==> flow/design.v (excerpt) <==
module tt_um_control_top #(
  parameter ADDRW = 24,
  parameter OPCODEW = 2,
  parameter REQ_QDEPTH = 4,
  parameter COMP_QDEPTH = 4
  ) (
    input  wire       ena,       
    input  wire       clk,       
    input  wire       rst_n,     
    input  wire [7:0] ui_in, 
    output wire [7:0] uo_out, 
    input  wire [7:0] uio_in,     
    output wire [7:0] uio_out, 
    output wire [7:0] uio_oe      
);
  wire [7:0] in_bus = ui_in | uio_in;
  wire mosi = in_bus[0];
  wire spi_clk = in_bus[1];
  wire cs_n = in_bus[2];
  wire bus_ready = in_bus[3];
  wire [2:0] ack_in = in_bus[6:4];   
  wire miso;
  wire [7:0] data_bus_out;
  wire data_bus_valid;
  wire [7:0] out_bus;
  assign out_bus[0] = miso;
  assign out_bus[6:1] = data_bus_out[6:1];
  assign out_bus[7] = data_bus_valid;
  assign uio_out = out_bus;
  assign uo_out = out_bus;
  assign uio_oe = 8'b0 & {8{&{1'b0, ena, in_bus[7], data_bus_out[7], data_bus_out[0], 
                              valid, serializer_err, curr_mode_top, counter_top}}};
  localparam AES_INSTRW = 3*ADDRW + OPCODEW;
  localparam SHA_INSTRW = 2*ADDRW + OPCODEW;
  wire valid;
  wire [OPCODEW-1:0] opcode;
  wire [ADDRW-1:0] key_addr;
  wire [ADDRW-1:0] text_addr;
  wire [ADDRW-1:0] dest_addr;
  wire req_q_valid;
  deserializer #(.ADDRW(ADDRW), .OPCODEW(OPCODEW)) 
  deserializer_inst(.clk(clk), .rst_n(rst_n), .spi_clk(spi_clk), .mosi(mosi), .cs_n(cs_n), 
  ...
clock: 3.33 ns
lec_check: 0
abc_area: 1
cap_margin: 0
core_margin: 2
core_utilization: 72
cts_cluster_diameter: 396
cts_cluster_size: 14
hold_slack_margin: -0.09
place_density_lb_addon: 0.04
setup_slack_margin: 0.9
slew_margin: 40
tns_end_percent: 5
run.sh (not shown) runs the stock make flow with config.mk's settings and CLKGATE_MAP_FILE=.
The starting point finished but failed the layout checks on negative hold slack.
Rerun with:
--- a/flow/config.mk
+++ b/flow/config.mk
@@ -8,3 +8,3 @@
 export ABC_AREA = 1
-export CAP_MARGIN = 0
+export CAP_MARGIN = 20
 export CORE_MARGIN = 2
@@ -13,6 +13,4 @@
 export CTS_CLUSTER_SIZE = 14
-export HOLD_SLACK_MARGIN = -0.09
 export PLACE_DENSITY_LB_ADDON = 0.04
 export SETUP_SLACK_MARGIN = 0.9
-export SLEW_MARGIN = 40
-export TNS_END_PERCENT = 5
+export SLEW_MARGIN = 20
With this change the flow finished clean.
Setup slack loses 8.5 ps.
Wire length rises by 1.0%.
Global-route usage came out lower by 0.14 points.
First-iteration DRC count climbs by 26%.
Area after synthesis does not change.
Power went down by 0.42%.
Via count grows by 1.1%.
Rerun with:
==> flow/config.mk (replaced) <==
export PLATFORM = sky130hd
export DESIGN_NAME = tt_um_control_top
export DESIGN_NICKNAME = tt_um_control_top
export VERILOG_FILES = /design/flow/design.v
export SDC_FILE = /design/flow/constraint.sdc
export NUM_CORES = 4
export LEC_CHECK = 0
export CAP_MARGIN = 20
export CORE_MARGIN = 2
export CORE_UTILIZATION = 64
export SLEW_MARGIN = 20
==> flow/constraint.sdc (replaced) <==
create_clock -name core_clock -period 14.7 [get_ports {clk}]
set_input_delay 2.9400 -clock core_clock [delete_from_list [all_inputs] [get_ports {clk}]]
set_output_delay 2.9400 -clock core_clock [all_outputs]
set_load 0.01 [all_outputs]
- clock-buffer cell count came out higher by 28
- power shrinks by 79%
- area after synthesis went down by 4.4%
- sequential power falls by 80%
- cell count fell by 28%
- hold slack improves by 130 ps
- synthesized cell count drops by about 36%
- clock power goes down by about 70%
- sequential share of layout area went up by 2.0 points
- design area drops by 3.7%
Rerun with:
--- a/flow/config.mk
+++ b/flow/config.mk
@@ -7,5 +7,7 @@
 export LEC_CHECK = 0
+export ABC_AREA = 1
 export CAP_MARGIN = 20
 export CORE_MARGIN = 2
-export CORE_UTILIZATION = 64
+export CORE_UTILIZATION = 72
+export SETUP_SLACK_MARGIN = 0.31
 export SLEW_MARGIN = 20
==> flow/constraint.sdc (replaced) <==
create_clock -name core_clock -period 3.27 [get_ports {clk}]
set_input_delay 0.6540 -clock core_clock [delete_from_list [all_inputs] [get_ports {clk}]]
set_output_delay 0.6540 -clock core_clock [all_outputs]
set_load 0.01 [all_outputs]
Outcome: Clock-buffer cell count is higher by 4. Via count is higher by a quarter to a third. Die size is lower by a few percent. Worst hold slack barely changes.

---

== north ==
Starting RTL as in the previous note.
Settings: LEC_CHECK=0, ABC_AREA=1, CAP_MARGIN=20, CORE_MARGIN=2, CORE_UTILIZATION=71, CTS_CLUSTER_SIZE=24, PLACE_DENSITY_LB_ADDON=0.14, SETUP_SLACK_MARGIN=1.55, SLEW_MARGIN=20; clock period 5.88 ns.
Inputs modified between north and south:
==> flow/config.mk <==
export PLATFORM = sky130hd
export DESIGN_NAME = tt_um_control_top
export DESIGN_NICKNAME = tt_um_control_top
export VERILOG_FILES = /design/flow/design.v
export SDC_FILE = /design/flow/constraint.sdc
export NUM_CORES = 4
export LEC_CHECK = 0
export CAP_MARGIN = 20
export CORE_MARGIN = 2
export CORE_UTILIZATION = 71
export PLACE_DENSITY = 0.37
export SLEW_MARGIN = 20
==> flow/constraint.sdc <==
create_clock -name core_clock -period 10.2 [get_ports {clk}]
set_input_delay 2.0400 -clock core_clock [delete_from_list [all_inputs] [get_ports {clk}]]
set_output_delay 2.0400 -clock core_clock [all_outputs]
set_load 0.01 [all_outputs]
[summary]
| non-clock buffer count | south vs north | 17 lower |
Summary of south over north: critical path depth shrank by 3, static leakage power shrank by about 6%, die width shrank by about 2.2%, global-route track usage on met1 shrank by 2.1 points.
Looking at critical path endpoint, the uo_out[2] result is from north; the uio_out[3] one comes from south.
north → south: non-clock inverter count in the final layout shows a reduction of about 90%, register-to-register slack shows an increase of 4.19 ns, wire length shows a reduction of 11000 um.
### south -> east
-- flow/config.mk --
<<< south, line 9
export CORE_MARGIN = 2
export CORE_UTILIZATION = 71
export PLACE_DENSITY = 0.37
export SLEW_MARGIN = 20
>>> east, line 9
export CORE_MARGIN = 2
export CORE_UTILIZATION = 65
export SLEW_MARGIN = 20
==> flow/constraint.sdc <==
create_clock -name core_clock -period 4.49 [get_ports {clk}]
set_input_delay 0.8980 -clock core_clock [delete_from_list [all_inputs] [get_ports {clk}]]
set_output_delay 0.8980 -clock core_clock [all_outputs]
set_load 0.01 [all_outputs]
==> results <==
When east is measured against south, its power consumption turns out 130% higher. east vs south: overall routed net length up by a few percent. Looking only at die area, and setting everything else aside, the higher value of south and east goes to east. Both conditions hold for east: the flow ran to the end and the final layout passed the timing, design-rule and antenna checks. Vertical die size up 10 um in east wrt south. There was hardly any difference in count of vias placed by the detailed router between east and south.

---

== v12 ==
Starting RTL as in the previous note.
## tt_um_control_top
module tt_um_control_top #(
  parameter ADDRW = 24,
  parameter OPCODEW = 2,
  parameter REQ_QDEPTH = 4,
  parameter COMP_QDEPTH = 4
  ) (
    input  wire       ena,       
    input  wire       clk,       
    input  wire       rst_n,     
    input  wire [7:0] ui_in, 
    output wire [7:0] uo_out, 
    input  wire [7:0] uio_in,     
    output wire [7:0] uio_out, 
    output wire [7:0] uio_oe      
);
make LEC_CHECK=0 ABC_AREA=1 CAP_MARGIN=20 CORE_MARGIN=2 CORE_UTILIZATION=72 CTS_CLUSTER_DIAMETER=225 CTS_CLUSTER_SIZE=10 SETUP_SLACK_MARGIN=0.48 SLEW_MARGIN=20 finish   # period 3.31 ns
[inputs] v23 vs v12
==> flow/config.mk <==
export PLATFORM = sky130hd
export DESIGN_NAME = tt_um_control_top
export DESIGN_NICKNAME = tt_um_control_top
export VERILOG_FILES = /design/flow/design.v
export SDC_FILE = /design/flow/constraint.sdc
export NUM_CORES = 4
export LEC_CHECK = 0
export CAP_MARGIN = 20
export CORE_MARGIN = 2
export CORE_UTILIZATION = 40
export SLEW_MARGIN = 20
==> flow/constraint.sdc <==
create_clock -name core_clock -period 5.86 [get_ports {clk}]
set_input_delay 1.1720 -clock core_clock [delete_from_list [all_inputs] [get_ports {clk}]]
set_output_delay 1.1720 -clock core_clock [all_outputs]
set_load 0.01 [all_outputs]
[summary]
- In the reports for v23 and v12, the larger leakage power total belongs to v12.
- Going from v12 to v23, row count grew by 26; final cell area excluding filler cells shrank by 1500 um^2.
- The prevailing logic family in the synthesized netlist comes out simple AND/OR/NAND/NOR gates in one run and multiplexers in the other, namely in v12 and v23 respectively.
Relative to v23, the following input files were edited for v24:
-- flow/config.mk --
<<< v23, line 8
export CAP_MARGIN = 20
export CORE_MARGIN = 2
export CORE_UTILIZATION = 40
export SLEW_MARGIN = 20
>>> v24, line 8
export CAP_MARGIN = 20
export CORE_MARGIN = 2
export CORE_UTILIZATION = 56
export SLEW_MARGIN = 20
==> flow/constraint.sdc <==
create_clock -name core_clock -period 3.31 [get_ports {clk}]
set_input_delay 0.6620 -clock core_clock [delete_from_list [all_inputs] [get_ports {clk}]]
set_output_delay 0.6620 -clock core_clock [all_outputs]
set_load 0.01 [all_outputs]
Results
In v24 the implementation completed, yet the final layout does not meet the checks, the culprit being negative setup slack.
Measured against v24, the number of placed instances with taps included of v23 comes out at 1.08 times the reference value.
Diff v23 -> v24: data arrival time of the critical path saw a decrease; worst endpoint required time saw a decrease.
A launching element of the worst setup path of aes_fsm_inst.state[9] is what v24 shows, while bus_arbiter_inst.curr_mode[1] belongs to v23.
Input-level comparison between v21 and v24:
-- flow/config.mk --
<<< v24, line 6
export NUM_CORES = 4
export LEC_CHECK = 0
export CAP_MARGIN = 20
export CORE_MARGIN = 2
export CORE_UTILIZATION = 56
export SLEW_MARGIN = 20
>>> v21, line 6
export NUM_CORES = 4
export LEC_CHECK = 0
export ABC_AREA = 1
export CAP_MARGIN = 20
export CORE_MARGIN = 2
export CORE_UTILIZATION = 71
export SLEW_MARGIN = 20
==> flow/constraint.sdc <==
create_clock -name core_clock -period 4.64 [get_ports {clk}]
set_input_delay 0.9280 -clock core_clock [delete_from_list [all_inputs] [get_ports {clk}]]
set_output_delay 0.9280 -clock core_clock [all_outputs]
set_load 0.01 [all_outputs]
==> comparison <==
| v24 | all stages done | FAIL | negative setup slack |. v21 did not stop at any stage, and its layout met the timing, design-rule and antenna checks. Going from v24 to v21, placed cell area grew by a few percent. The synthesized-area fraction occupied by xor and xnor cells on v21 is in line with that on v24. v21 — core utilization 14 points higher, v24 as reference.
Here is what was changed in the inputs of v16 compared with v21.
-- flow/config.mk --
<<< v21, line 10
export CORE_MARGIN = 2
export CORE_UTILIZATION = 71
export SLEW_MARGIN = 20
>>> v16, line 10
export CORE_MARGIN = 2
export CORE_UTILIZATION = 71
export PLACE_DENSITY = 0.37
export SLEW_MARGIN = 20
export TNS_END_PERCENT = 10
==> flow/constraint.sdc <==
create_clock -name core_clock -period 7.34 [get_ports {clk}]
set_input_delay 1.4680 -clock core_clock [delete_from_list [all_inputs] [get_ports {clk}]]
set_output_delay 1.4680 -clock core_clock [all_outputs]
set_load 0.01 [all_outputs]
## What came out
- Route | v16 vs v21 | wire longer in v16
- Fraction of area in multi-input gates across v16 and v21: no real change.
- Global-route track usage on met2, v16 and v21: smaller value in v16
- Between v16 and v21, the number of clock buffer instances in the layout is higher for v21.
- In v16 the register-to-register slack turned out 2090 ps higher than in v21.
- v16 ended up with reg2reg as its class of the most critical hold timing path; v21 ended up with in2async.
- From v21 to v16 the numbers moved as follows: cell area after layout shows no meaningful change, multi-input combinational cell area level, clock insertion delay at the later pin of the skew report essentially unchanged, relative slew slack has increased.
What v7 does differently from v16 at the input level:
-- flow/config.mk --
<<< v16, line 9
export CAP_MARGIN = 20
export CORE_MARGIN = 2
export CORE_UTILIZATION = 71
export PLACE_DENSITY = 0.37
export SLEW_MARGIN = 20
export TNS_END_PERCENT = 10
>>> v7, line 9
export CAP_MARGIN = 20
export CORE_MARGIN = 2
export CORE_UTILIZATION = 72
export CTS_CLUSTER_DIAMETER = 225
export SLEW_MARGIN = 20
==> flow/constraint.sdc <==
create_clock -name core_clock -period 3.31 [get_ports {clk}]
set_input_delay 0.6620 -clock core_clock [delete_from_list [all_inputs] [get_ports {clk}]]
set_output_delay 0.6620 -clock core_clock [all_outputs]
set_load 0.01 [all_outputs]
## What came out
v7 against v16: post-synth design cell area flat, net switching power higher, combined global-route utilization of all metal layers moved up, post-layout instance count excluding filler cells +36. Going from v16 to v7, path depth of the worst reg2reg path increased 2, utilization now larger.
Power and IR drop assume default switching activity.
